==> nickel: inputs <==
Design SIGNAL_GENERATOR_ANALYZER, start of the top module:
module SIGNAL_GENERATOR_ANALYZER
(
	input CLK_100MHz,
	input rst,
	output logic [15:0] MUAFR_MOSI_P,
	output [15:0] MUAFR_MOSI_N,
	input  logic [15:0] MUAFR_MISO_P,
	input  logic [15:0] MUAFR_MISO_N,
	input enable_generate,
	output logic [15:0] status_wire,
	output [15:0] status_gen
);
logic kz;
logic kz_P;
logic kz_N;
logic [15: 0] status_gen_P;
logic [15: 0] status_gen_N;
assign status_gen [15: 0] = status_gen_P [15: 0] & status_gen_N [15: 0];
assign kz = kz_N & kz_P;
localparam cnt_ETALON_GEN_min = 20;
localparam cnt_ETALON_GEN_max = 250;
assign MUAFR_MOSI_N [15: 0]  = ~ MUAFR_MOSI_P [15: 0];
localparam ITERATION = 102;
logic [2: 0] prev_flag_signal_P;
logic [7: 0] cnt_kz_signal_P;
logic [7: 0] cnt_kz_signal_N;
logic [15: 0] fail;
logic [3: 0] j;
logic flag_signal_P;
logic [9: 0] cnt_true_channel [15: 0];
logic [9: 0] cnt_status_true;
wire [8:0] test_cnt_1 [15: 0];
wire [8:0] test_cnt_0 [15: 0];
genvar i;
generate
	for (i = 0; i < 16; i = i + 1)
	begin : generator
		wire [11:0] full_cnt_1;
		wire [11:0] full_cnt_0;
		SIGNAL_GENERATOR_ANALYZER_ONE_WIRE signal_generator_analyzer_one_wire
		(
			.CLK_100MHz(CLK_100MHz),
			.rst(rst),
			.enable_generate(enable_generate),
			.MUAFR_MISO_P(MUAFR_MISO_P[i]),
			.MUAFR_MISO_N(MUAFR_MISO_N[i]),
			.test_cnt_1(full_cnt_1),
			.test_cnt_0(full_cnt_0)
		);
		assign test_cnt_1[i] = full_cnt_1[8:0];
		assign test_cnt_0[i] = full_cnt_0[8:0];
	always @(posedge CLK_100MHz)
	if (rst)
		status_gen_P [i] <= 0;
	else if (enable_generate == 0)
		if ((test_cnt_1 [i] > cnt_ETALON_GEN_min - 1) & (test_cnt_1 [i] < cnt_ETALON_GEN_max + 1))
			status_gen_P [i] <= 1;
		else
			status_gen_P [i] <= 0;
  ...
clock: 10.2 ns
lec_check: 0
abc_area: 1
cap_margin: 20
cell_pad_in_sites_global_placement: 1
core_margin: 7
core_utilization: 40
cts_cluster_size: 100
gpl_timing_driven: 0
min_routing_layer: met2
setup_slack_margin: 0.46
slew_margin: 20
tns_end_percent: 70
run.sh (not shown) runs the stock make flow with config.mk's settings and CLKGATE_MAP_FILE=.
==> inputs of indigo, as changes to nickel <==
==> flow/config.mk (replaced) <==
export PLATFORM = sky130hd
export DESIGN_NAME = SIGNAL_GENERATOR_ANALYZER
export DESIGN_NICKNAME = SIGNAL_GENERATOR_ANALYZER
export VERILOG_FILES = /design/flow/design.v
export SDC_FILE = /design/flow/constraint.sdc
export NUM_CORES = 4
export LEC_CHECK = 0
export CAP_MARGIN = 20
export CORE_MARGIN = 2
export CORE_UTILIZATION = 72
export CTS_CLUSTER_SIZE = 35
export PLACE_DENSITY_LB_ADDON = 0.25
export SETUP_SLACK_MARGIN = 1.45
export SLEW_MARGIN = 20
==> flow/constraint.sdc (replaced) <==
create_clock -name core_clock -period 4.98 [get_ports {CLK_100MHz}]
set_input_delay 0.9960 -clock core_clock [delete_from_list [all_inputs] [get_ports {CLK_100MHz}]]
set_output_delay 0.9960 -clock core_clock [all_outputs]
set_load 0.01 [all_outputs]
==> comparison table <==
quantity                                                indigo          nickel
Clk_buf instances                                          163             207
Hold Crit Depth                                              1               2
Remaining max-slew budget at the tightest pin           0.2706          0.2573
Routed via count divided by cell count                   5.962           6.892
Count of inserted tapcells                                 940           1,742
Netlist Area Pre-Place                           0.05093 sq mm   0.05229 sq mm
Worst-case clock skew                               0.01787 ns      0.02492 ns
Sequential power share                                   0.493           0.457
Global-route met1 utilization                           0.4041               0
Initial DRT Pass Iterations                                  6               9
Antenna violations before repair                             5               0
Worst path buffer plus inverter count                        4               6
Switching power as a share of total power               0.2270          0.2380
Result of the run                              failed layout checks  finished clean
Reasons for failing layout checks                 setup timing               -

==> trial 65: inputs <==
Starting RTL as in the previous note.
Design SIGNAL_GENERATOR_ANALYZER, start of the top module:
module SIGNAL_GENERATOR_ANALYZER
(
	input CLK_100MHz,
	input rst,
	output logic [15:0] MUAFR_MOSI_P,
	output [15:0] MUAFR_MOSI_N,
	input  logic [15:0] MUAFR_MISO_P,
	input  logic [15:0] MUAFR_MISO_N,
	input enable_generate,
	output logic [15:0] status_wire,
	output [15:0] status_gen
);
clock: 4.81 ns
lec_check: 0
abc_area: 1
cap_margin: 20
cell_pad_in_sites_detail_placement: 0
core_margin: 2
core_utilization: 72
cts_cluster_size: 20
gpl_timing_driven: 1
hold_slack_margin: 0.08
max_routing_layer: met4
place_density_lb_addon: 0.21
setup_slack_margin: 1.27
slew_margin: 20
==> inputs of build 12, as changes to trial 65 <==
==> flow/config.mk (replaced) <==
export PLATFORM = sky130hd
export DESIGN_NAME = SIGNAL_GENERATOR_ANALYZER
export DESIGN_NICKNAME = SIGNAL_GENERATOR_ANALYZER
export VERILOG_FILES = /design/flow/design.v
export SDC_FILE = /design/flow/constraint.sdc
export NUM_CORES = 4
export LEC_CHECK = 0
export ABC_AREA = 1
export CAP_MARGIN = 20
export CELL_PAD_IN_SITES_GLOBAL_PLACEMENT = 1
export CORE_MARGIN = 7
export CORE_UTILIZATION = 40
export GPL_TIMING_DRIVEN = 0
export SLEW_MARGIN = 20
export TNS_END_PERCENT = 70
==> flow/constraint.sdc (replaced) <==
create_clock -name core_clock -period 10.2 [get_ports {CLK_100MHz}]
set_input_delay 2.0400 -clock core_clock [delete_from_list [all_inputs] [get_ports {CLK_100MHz}]]
set_output_delay 2.0400 -clock core_clock [all_outputs]
set_load 0.01 [all_outputs]
==> results <==
Trial 65 finished but failed the layout checks on negative setup slack. Build 12 finished clean. In synthesized cell count, build 12 and trial 65 do not differ. Of build 12 and trial 65, build 12 has the higher register-to-register slack (gap 3600 ps). In build 12 the power is lower than in trial 65, by about 50%. In trial 65 the worst hold slack is better than in build 12, by 5.6 ps. Between build 12 and trial 65, the lower clock skew is in build 12 (gap 12 ps). Of build 12 and trial 65, trial 65 has the higher global-route usage (gap 14 points). Of trial 65 and build 12, build 12 has the higher worst setup slack (gap 2500 ps). Against trial 65, the via count of build 12 is smaller by about 4%. In build 12 the final area is higher than in trial 65, by about 2.2%.

==> exp/yarrow <==
SIGNAL_GENERATOR_ANALYZER again, from the RTL that the note above started with.
// SIGNAL_GENERATOR_ANALYZER
module SIGNAL_GENERATOR_ANALYZER
(
	input CLK_100MHz,
	input rst,
	output logic [15:0] MUAFR_MOSI_P,
	output [15:0] MUAFR_MOSI_N,
	input  logic [15:0] MUAFR_MISO_P,
	input  logic [15:0] MUAFR_MISO_N,
	input enable_generate,
	output logic [15:0] status_wire,
	output [15:0] status_gen
);
logic kz;
logic kz_P;
logic kz_N;
logic [15: 0] status_gen_P;
logic [15: 0] status_gen_N;
assign status_gen [15: 0] = status_gen_P [15: 0] & status_gen_N [15: 0];
assign kz = kz_N & kz_P;
localparam cnt_ETALON_GEN_min = 20;
localparam cnt_ETALON_GEN_max = 250;
assign MUAFR_MOSI_N [15: 0]  = ~ MUAFR_MOSI_P [15: 0];
localparam ITERATION = 102;
logic [2: 0] prev_flag_signal_P;
logic [7: 0] cnt_kz_signal_P;
logic [7: 0] cnt_kz_signal_N;
logic [15: 0] fail;
logic [3: 0] j;
logic flag_signal_P;
logic [9: 0] cnt_true_channel [15: 0];
logic [9: 0] cnt_status_true;
wire [8:0] test_cnt_1 [15: 0];
wire [8:0] test_cnt_0 [15: 0];
genvar i;
generate
	for (i = 0; i < 16; i = i + 1)
	begin : generator
		wire [11:0] full_cnt_1;
		wire [11:0] full_cnt_0;
		SIGNAL_GENERATOR_ANALYZER_ONE_WIRE signal_generator_analyzer_one_wire
		(
			.CLK_100MHz(CLK_100MHz),
			.rst(rst),
			.enable_generate(enable_generate),
			.MUAFR_MISO_P(MUAFR_MISO_P[i]),
			.MUAFR_MISO_N(MUAFR_MISO_N[i]),
			.test_cnt_1(full_cnt_1),
			.test_cnt_0(full_cnt_0)
		);
		assign test_cnt_1[i] = full_cnt_1[8:0];
		assign test_cnt_0[i] = full_cnt_0[8:0];
	always @(posedge CLK_100MHz)
	if (rst)
		status_gen_P [i] <= 0;
	else if (enable_generate == 0)
		if ((test_cnt_1 [i] > cnt_ETALON_GEN_min - 1) & (test_cnt_1 [i] < cnt_ETALON_GEN_max + 1))
			status_gen_P [i] <= 1;
		else
			status_gen_P [i] <= 0;
	always @(posedge CLK_100MHz)
	if (rst)
		status_gen_N [i] <= 0;
	else if (enable_generate == 0)
  ...
Settings: LEC_CHECK=0, ABC_AREA=0, CAP_MARGIN=20, CELL_PAD_IN_SITES_DETAIL_PLACEMENT=0, CELL_PAD_IN_SITES_GLOBAL_PLACEMENT=3, CORE_MARGIN=2, CORE_UTILIZATION=19, CTS_CLUSTER_DIAMETER=74, CTS_CLUSTER_SIZE=32, GPL_TIMING_DRIVEN=0, HOLD_SLACK_MARGIN=0.08, PLACE_DENSITY_LB_ADDON=0.21, SETUP_SLACK_MARGIN=1.15, SLEW_MARGIN=20; clock period 7.38 ns.
==> exp/amber: changes against exp/yarrow <==
==> flow/config.mk (replaced) <==
export PLATFORM = sky130hd
export DESIGN_NAME = SIGNAL_GENERATOR_ANALYZER
export DESIGN_NICKNAME = SIGNAL_GENERATOR_ANALYZER
export VERILOG_FILES = /design/flow/design.v
export SDC_FILE = /design/flow/constraint.sdc
export NUM_CORES = 4
export LEC_CHECK = 0
export CAP_MARGIN = 20
export CORE_MARGIN = 2
export CORE_UTILIZATION = 40
export SLEW_MARGIN = 20
==> flow/constraint.sdc (replaced) <==
create_clock -name core_clock -period 8.12 [get_ports {CLK_100MHz}]
set_input_delay 1.6240 -clock core_clock [delete_from_list [all_inputs] [get_ports {CLK_100MHz}]]
set_output_delay 1.6240 -clock core_clock [all_outputs]
set_load 0.01 [all_outputs]
==> notes <==
Against exp/yarrow, the register-to-register slack of exp/amber is better by 0.49 ns.
Of exp/yarrow and exp/amber, exp/amber has the higher clock-buffer cell count (gap 50).
Clock power: exp/yarrow is larger than exp/amber (10%).
Of exp/amber and exp/yarrow, exp/yarrow has the higher sequential power (gap about 9%, measured against exp/yarrow).
In synthesized cell count, exp/yarrow and exp/amber do not differ.
In synthesized area, exp/yarrow and exp/amber do not differ.
Between exp/amber and exp/yarrow, the lower hold slack is in exp/yarrow (gap 0.012 ns).
Of exp/yarrow and exp/amber, exp/yarrow has the higher die size (gap 110%, measured against exp/amber).
In exp/amber the combinational power is smaller than in exp/yarrow, by 21%.
In exp/amber the global-route usage is higher than in exp/yarrow, by 5.8 points.
Power is estimated from default activity; no workload was simulated.
